## MAC_Unit
module MAC_Unit #(parameter WIDTH=32) (
    input logic clk,
    input logic reset,
    input  logic [WIDTH-1:0] a,
    input  logic [WIDTH-1:0] b,
    output logic [WIDTH*2-1:0] result
);
    logic [WIDTH-1:0] a_reg, b_reg;
    logic [WIDTH*2-1:0] mult_result;  
    always_ff@(posedge clk or posedge reset) begin
        if (reset) begin
            a_reg <= '0;
            b_reg <= '0;
            mult_result <= '0;
            result <= '0;
        end else begin
            a_reg <= a;
            b_reg <= b;
            mult_result <= a_reg * b_reg;  
            result <= mult_result + result;  
        end 
    end
endmodule
Size: about 4400 cells after synthesis, about 190 flip-flops, ~42000 um^2 of cells after synthesis.
==> flow/config.mk <==
export PLATFORM = sky130hd
export DESIGN_NAME = MAC_Unit
export DESIGN_NICKNAME = MAC_Unit
export VERILOG_FILES = /design/flow/design.v
export SDC_FILE = /design/flow/constraint.sdc
export NUM_CORES = 4
export LEC_CHECK = 0
export ABC_AREA = 0
export CAP_MARGIN = 20
export CORE_MARGIN = 2
export CORE_UTILIZATION = 72
export CTS_CLUSTER_DIAMETER = 376
export CTS_CLUSTER_SIZE = 98
export HOLD_SLACK_MARGIN = -0.08
export SETUP_SLACK_MARGIN = -0.46
export SLEW_MARGIN = 20
export TNS_END_PERCENT = 5
==> flow/constraint.sdc <==
create_clock -name core_clock -period 4.88 [get_ports {clk}]
set_input_delay 0.9760 -clock core_clock [delete_from_list [all_inputs] [get_ports {clk}]]
set_output_delay 0.9760 -clock core_clock [all_outputs]
set_load 0.01 [all_outputs]
run.sh (not shown) runs the stock make flow with config.mk's settings and CLKGATE_MAP_FILE=.
The baseline produced a layout that fails on negative setup slack.
Next try:
ABC_AREA = not set   (was 0)
CORE_UTILIZATION = 40   (was 72)
CTS_CLUSTER_DIAMETER = not set   (was 376)
CTS_CLUSTER_SIZE = not set   (was 98)
HOLD_SLACK_MARGIN = not set   (was -0.08)
SETUP_SLACK_MARGIN = not set   (was -0.46)
TNS_END_PERCENT = not set   (was 5)
clock period = 9.0 ns   (was 4.88 ns; I/O delays follow)
Effect: The changed run passed the timing, DRC and antenna checks. Global-route usage is lower by 17 points. Worst setup slack improves by 3.0 ns. Count of clock-buffer cells in the layout came out higher by 1. Area after synthesis does not change. Design area came out lower by 6.0%. Via count drops by 8.1%. Die size grows by 79%. Wire length rises by 3.6%. Register-to-register slack gets better by 3.0 ns. Hold slack loses 0.0060 ns.
Next try:
ABC_AREA = 1   (was not set)
CORE_UTILIZATION = 50   (was 40)
CTS_CLUSTER_DIAMETER = 383   (was not set)
CTS_CLUSTER_SIZE = 98   (was not set)
MAX_ROUTING_LAYER = met4   (was not set)
TNS_END_PERCENT = 30   (was not set)
Worst hold slack is worse by 0.0052 ns.
Sequential share of layout area fell by 0.95 points.
Final area rose by 9.9%.
Non-clock buffer count fell by 44.
Global-route usage rose by 7.7 points.
Wire length rose by 15%.
Worst setup slack is better by 0.92 ns.
Via count rose by 26%.
Core utilization rose by 9.9 points.
Cell count rose by 33%.
Next try:
ABC_AREA = not set   (was 1)
CORE_UTILIZATION = 72   (was 50)
CTS_CLUSTER_DIAMETER = not set   (was 383)
CTS_CLUSTER_SIZE = not set   (was 98)
MAX_ROUTING_LAYER = not set   (was met4)
PLACE_DENSITY_LB_ADDON = 0.26   (was not set)
TNS_END_PERCENT = not set   (was 30)
clock period = 7.36 ns   (was 9.0 ns; I/O delays follow)
What happened:
- With this change the flow completed, yet does not pass: negative setup slack
- wire length came out lower by roughly a tenth
- sequential cell count is unchanged
- design area falls by a few percent
- synthesized cell count shrinks by a quarter to a third
- final cell count went down by a quarter to a third
- utilization came out higher by 30 points
- non-clock buffer count increases by 303

---

The RTL this note starts from:
==> flow/design.v <==
module MAC_Unit #(parameter WIDTH=32) (
    input logic clk,
    input logic reset,
    input  logic [WIDTH-1:0] a,
    input  logic [WIDTH-1:0] b,
    output logic [WIDTH*2-1:0] result
);
    logic [WIDTH-1:0] a_reg, b_reg;
    logic [WIDTH*2-1:0] mult_result;  
    always_ff@(posedge clk or posedge reset) begin
        if (reset) begin
            a_reg <= '0;
            b_reg <= '0;
            mult_result <= '0;
            result <= '0;
        end else begin
            a_reg <= a;
            b_reg <= b;
            mult_result <= a_reg * b_reg;  
            result <= mult_result + result;  
        end 
    end
endmodule
clock: 9.19 ns
lec_check: 0
abc_area: 1
cap_margin: 5
cell_pad_in_sites_detail_placement: 2
cell_pad_in_sites_global_placement: 1
core_aspect_ratio: 0.69
core_margin: 6
core_utilization: 40
cts_cluster_diameter: 249
place_density_lb_addon: 0.1
slew_margin: 35
tns_end_percent: 25
The first run went through all stages and came out clean.
==> next run, changes <==
Settings changed: ABC_AREA 1 to not set, CAP_MARGIN 5 to 20, CELL_PAD_IN_SITES_DETAIL_PLACEMENT 2 to not set, CELL_PAD_IN_SITES_GLOBAL_PLACEMENT 1 to not set, CORE_ASPECT_RATIO 0.69 to not set, CORE_MARGIN 6 to 2, CORE_UTILIZATION 40 to 72, CTS_CLUSTER_DIAMETER 249 to not set, PLACE_DENSITY_LB_ADDON 0.1 to 0.24, SLEW_MARGIN 35 to 20, TNS_END_PERCENT 25 to not set.
Clock period 9.19 ns to 7.29 ns, I/O delays scaled along.
Outcome: This time the run reached the layout checks and failed them: negative setup slack. Routed wire length fell by 33%. Design area fell by 4.3%. Via count fell by 17%. Setup slack loses 2.1 ns. Critical path depth fell by 1. Synthesized cell count fell by about 30%. Sequential share of layout area rose by 0.43 points.
==> next run, changes <==
Settings changed: CAP_MARGIN 20 to 0, CTS_CLUSTER_DIAMETER set to 305, CTS_CLUSTER_SIZE set to 42, PLACE_DENSITY_LB_ADDON 0.24 to not set.
Clock period 7.29 ns to 6.46 ns, I/O delays scaled along.
After rerunning: The new run completed and failed the layout checks on negative setup slack; hold slack is about the same; count of clock-buffer cells in the layout drops by 1; critical path depth increases by 4; die size is unchanged; register-to-register slack is worse by 0.43 ns; final area increases by 1.9%.
==> next run, changes <==
Settings changed: CAP_MARGIN 0 to 20, CTS_CLUSTER_DIAMETER 305 to not set, CTS_CLUSTER_SIZE 42 to 98, TNS_END_PERCENT set to 5.
Clock period 6.46 ns to 4.88 ns, I/O delays scaled along.
The changed run completed and failed the layout checks on negative setup slack.
Setup slack is worse by 1.4 ns.
Maximum frequency came out higher by 2.8%.
Hold slack is about the same.
Sequential share of layout area rose by 0.20 points.

---

// MAC_Unit: RTL as listed in full above, without the edits since
Settings: LEC_CHECK=0, CAP_MARGIN=35, CELL_PAD_IN_SITES_GLOBAL_PLACEMENT=1, CORE_ASPECT_RATIO=0.5, CORE_MARGIN=7, CORE_UTILIZATION=24, CTS_CLUSTER_DIAMETER=277, CTS_CLUSTER_SIZE=97, GPL_ROUTABILITY_DRIVEN=1, GPL_TIMING_DRIVEN=1, MAX_ROUTING_LAYER=met4, MIN_ROUTING_LAYER=met1, PLACE_DENSITY=0.95, SLEW_MARGIN=0, TNS_END_PERCENT=10; clock period 8.31 ns.
The starting point produced a clean layout.
==> next run, changes <==
==> flow/config.mk (replaced) <==
export PLATFORM = sky130hd
export DESIGN_NAME = MAC_Unit
export DESIGN_NICKNAME = MAC_Unit
export VERILOG_FILES = /design/flow/design.v
export SDC_FILE = /design/flow/constraint.sdc
export NUM_CORES = 4
export LEC_CHECK = 0
export CAP_MARGIN = 35
export CELL_PAD_IN_SITES_GLOBAL_PLACEMENT = 0
export CORE_ASPECT_RATIO = 0.89
export CORE_MARGIN = 2
export CORE_UTILIZATION = 71
export CTS_CLUSTER_DIAMETER = 354
export GPL_ROUTABILITY_DRIVEN = 1
export GPL_TIMING_DRIVEN = 1
export MAX_ROUTING_LAYER = met4
export MIN_ROUTING_LAYER = met1
export PLACE_DENSITY_LB_ADDON = 0.01
export SETUP_SLACK_MARGIN = 1.97
export SLEW_MARGIN = 20
==> flow/constraint.sdc (replaced) <==
create_clock -name core_clock -period 6.77 [get_ports {clk}]
set_input_delay 1.3540 -clock core_clock [delete_from_list [all_inputs] [get_ports {clk}]]
set_output_delay 1.3540 -clock core_clock [all_outputs]
set_load 0.01 [all_outputs]
Outcome:
- The changed run completed and failed the layout checks on setup timing
- worst setup slack is worse by 1.1 ns
- global-route usage came out higher by 28 points
- routed wire length came out higher by 5.3%
- cell count came out lower by 18%
- synthesized cell count does not change
- area after synthesis does not change
==> next run, changes <==
--- a/flow/config.mk
+++ b/flow/config.mk
@@ -9,5 +9,5 @@
 export CELL_PAD_IN_SITES_GLOBAL_PLACEMENT = 0
-export CORE_ASPECT_RATIO = 0.89
+export CORE_ASPECT_RATIO = 1.28
 export CORE_MARGIN = 2
-export CORE_UTILIZATION = 71
+export CORE_UTILIZATION = 69
 export CTS_CLUSTER_DIAMETER = 354
@@ -17,4 +17,4 @@
 export MIN_ROUTING_LAYER = met1
-export PLACE_DENSITY_LB_ADDON = 0.01
-export SETUP_SLACK_MARGIN = 1.97
+export PLACE_DENSITY = 0.39
+export SETUP_SLACK_MARGIN = 1.01
 export SLEW_MARGIN = 20
==> flow/constraint.sdc (replaced) <==
create_clock -name core_clock -period 4.55 [get_ports {clk}]
set_input_delay 0.9100 -clock core_clock [delete_from_list [all_inputs] [get_ports {clk}]]
set_output_delay 0.9100 -clock core_clock [all_outputs]
set_load 0.01 [all_outputs]
=>
- The new run finished but fails on setup timing
- non-clock buffer count is higher by 52
- synthesized area stays the same
- die area came out higher by about 3%
- first-iteration DRC count went down by 13%
- sequential share of layout area came out lower by 0.11 points
- utilization fell by 1.2 points
==> next run, changes <==
==> flow/config.mk (replaced) <==
export PLATFORM = sky130hd
export DESIGN_NAME = MAC_Unit
export DESIGN_NICKNAME = MAC_Unit
export VERILOG_FILES = /design/flow/design.v
export SDC_FILE = /design/flow/constraint.sdc
export NUM_CORES = 4
export LEC_CHECK = 0
export CAP_MARGIN = 20
export CORE_MARGIN = 2
export CORE_UTILIZATION = 72
export SLEW_MARGIN = 20
==> flow/constraint.sdc (replaced) <==
create_clock -name core_clock -period 8.96 [get_ports {clk}]
set_input_delay 1.7920 -clock core_clock [delete_from_list [all_inputs] [get_ports {clk}]]
set_output_delay 1.7920 -clock core_clock [all_outputs]
set_load 0.01 [all_outputs]
With this change the flow completed with no timing, DRC or antenna violations.
Cell count is lower by 7.0%.
Cell area is lower by 11%.
Register-to-register slack gets better by 3.1 ns.
==> next run, changes <==
--- a/flow/config.mk
+++ b/flow/config.mk
@@ -9,3 +9,3 @@
 export CORE_MARGIN = 2
-export CORE_UTILIZATION = 72
+export CORE_UTILIZATION = 40
 export SLEW_MARGIN = 20
==> flow/constraint.sdc (replaced) <==
create_clock -name core_clock -period 8.79 [get_ports {clk}]
set_input_delay 1.7580 -clock core_clock [delete_from_list [all_inputs] [get_ports {clk}]]
set_output_delay 1.7580 -clock core_clock [all_outputs]
set_load 0.01 [all_outputs]
=> The new run completed without violations. Global-route usage decreases by 16 points. Worst hold slack degrades by 0.026 ns. Final area increases by about 2%. Core utilization decreases by 34 points. Die area goes up by 79%. Synthesized cell count stays the same. First-iteration DRC count shrinks by 28%. Worst setup slack gains 0.16 ns. Fmax went up by about 4%.
==> next run, changes <==
--- a/flow/config.mk
+++ b/flow/config.mk
@@ -9,3 +9,5 @@
 export CORE_MARGIN = 2
-export CORE_UTILIZATION = 40
+export CORE_UTILIZATION = 72
+export CTS_CLUSTER_SIZE = 15
+export SETUP_SLACK_MARGIN = -0.43
 export SLEW_MARGIN = 20
==> flow/constraint.sdc (replaced) <==
create_clock -name core_clock -period 7.36 [get_ports {clk}]
set_input_delay 1.4720 -clock core_clock [delete_from_list [all_inputs] [get_ports {clk}]]
set_output_delay 1.4720 -clock core_clock [all_outputs]
set_load 0.01 [all_outputs]
After rerunning: The new run ran to the end with violations: setup timing. Worst hold slack gets better by 0.014 ns. Cell count fell by 6.6%. Core utilization climbs by 38 points. Synthesized cell count stays the same. Worst setup slack degrades by 0.74 ns. Non-clock buffer count came out higher by 226. Cell area rose by 4.1%. Routed wire length decreases by 2.2%.

---

// MAC_Unit: RTL as listed in full above, without the edits since
clock: 9.0 ns
lec_check: 0
abc_area: 0
cap_margin: 20
core_aspect_ratio: 0.5
core_margin: 2
core_utilization: 50
cts_cluster_diameter: 383
cts_cluster_size: 98
max_routing_layer: met4
place_density: 0.42
slew_margin: 20
tns_end_percent: 30
Next try:
==> flow/config.mk (replaced) <==
export PLATFORM = sky130hd
export DESIGN_NAME = MAC_Unit
export DESIGN_NICKNAME = MAC_Unit
export VERILOG_FILES = /design/flow/design.v
export SDC_FILE = /design/flow/constraint.sdc
export NUM_CORES = 4
export LEC_CHECK = 0
export ABC_AREA = 1
export CAP_MARGIN = 20
export CORE_MARGIN = 2
export CORE_UTILIZATION = 40
export CTS_CLUSTER_DIAMETER = 383
export CTS_CLUSTER_SIZE = 31
export MAX_ROUTING_LAYER = met4
export SLEW_MARGIN = 20
After rerunning: The changed run finished with timing, DRC and antenna clean; setup slack improves by 740 ps; critical path depth does not change; maximum frequency came out higher by 9.6%; cell area goes up by 12%.
Next try:
==> flow/config.mk (replaced) <==
export PLATFORM = sky130hd
export DESIGN_NAME = MAC_Unit
export DESIGN_NICKNAME = MAC_Unit
export VERILOG_FILES = /design/flow/design.v
export SDC_FILE = /design/flow/constraint.sdc
export NUM_CORES = 4
export LEC_CHECK = 0
export ABC_AREA = 0
export CAP_MARGIN = 40
export CORE_ASPECT_RATIO = 0.5
export CORE_MARGIN = 7
export CORE_UTILIZATION = 70
export CTS_CLUSTER_DIAMETER = 258
export CTS_CLUSTER_SIZE = 98
export HOLD_SLACK_MARGIN = -0.1
export MAX_ROUTING_LAYER = met4
export PLACE_DENSITY = 0.42
export SLEW_MARGIN = 15
export TNS_END_PERCENT = 5
The changed run completed without violations; utilization rose by 33 points; count of clock-buffer cells in the layout grows by 1; global-route usage rose by 11 points; clock skew rises by 5.8 ps; critical path depth falls by 1; die area fell by 44%; non-clock buffer count rose by 40; worst setup slack is worse by 860 ps.
Next try:
==> flow/config.mk (replaced) <==
export PLATFORM = sky130hd
export DESIGN_NAME = MAC_Unit
export DESIGN_NICKNAME = MAC_Unit
export VERILOG_FILES = /design/flow/design.v
export SDC_FILE = /design/flow/constraint.sdc
export NUM_CORES = 4
export LEC_CHECK = 0
export CAP_MARGIN = 20
export CORE_MARGIN = 2
export CORE_UTILIZATION = 18
export SLEW_MARGIN = 20
==> flow/constraint.sdc (replaced) <==
create_clock -name core_clock -period 8.79 [get_ports {clk}]
set_input_delay 1.7580 -clock core_clock [delete_from_list [all_inputs] [get_ports {clk}]]
set_output_delay 1.7580 -clock core_clock [all_outputs]
set_load 0.01 [all_outputs]
Outcome:
- non-clock buffer count came out lower by 13
- die area came out higher to 3.5 times its value
- via count came out lower by about 4%
- clock skew came out lower by 12 ps
- area after synthesis stays the same
- critical path depth came out higher by 1
- register-to-register slack gets better by 20 ps
- setup slack gets better by 24 ps
Next try:
--- a/flow/config.mk
+++ b/flow/config.mk
@@ -8,4 +8,6 @@
 export CAP_MARGIN = 20
 export CORE_MARGIN = 2
-export CORE_UTILIZATION = 18
+export CORE_UTILIZATION = 72
+export PLACE_DENSITY = 0.35
+export SETUP_SLACK_MARGIN = 2.23
 export SLEW_MARGIN = 20
==> flow/constraint.sdc (replaced) <==
create_clock -name core_clock -period 8.96 [get_ports {clk}]
set_input_delay 1.7920 -clock core_clock [delete_from_list [all_inputs] [get_ports {clk}]]
set_output_delay 1.7920 -clock core_clock [all_outputs]
set_load 0.01 [all_outputs]
The changed run went through all stages and came out clean.
Global-route usage went up by 33 points.
Die area is lower by 75%.
Synthesized area is unchanged.
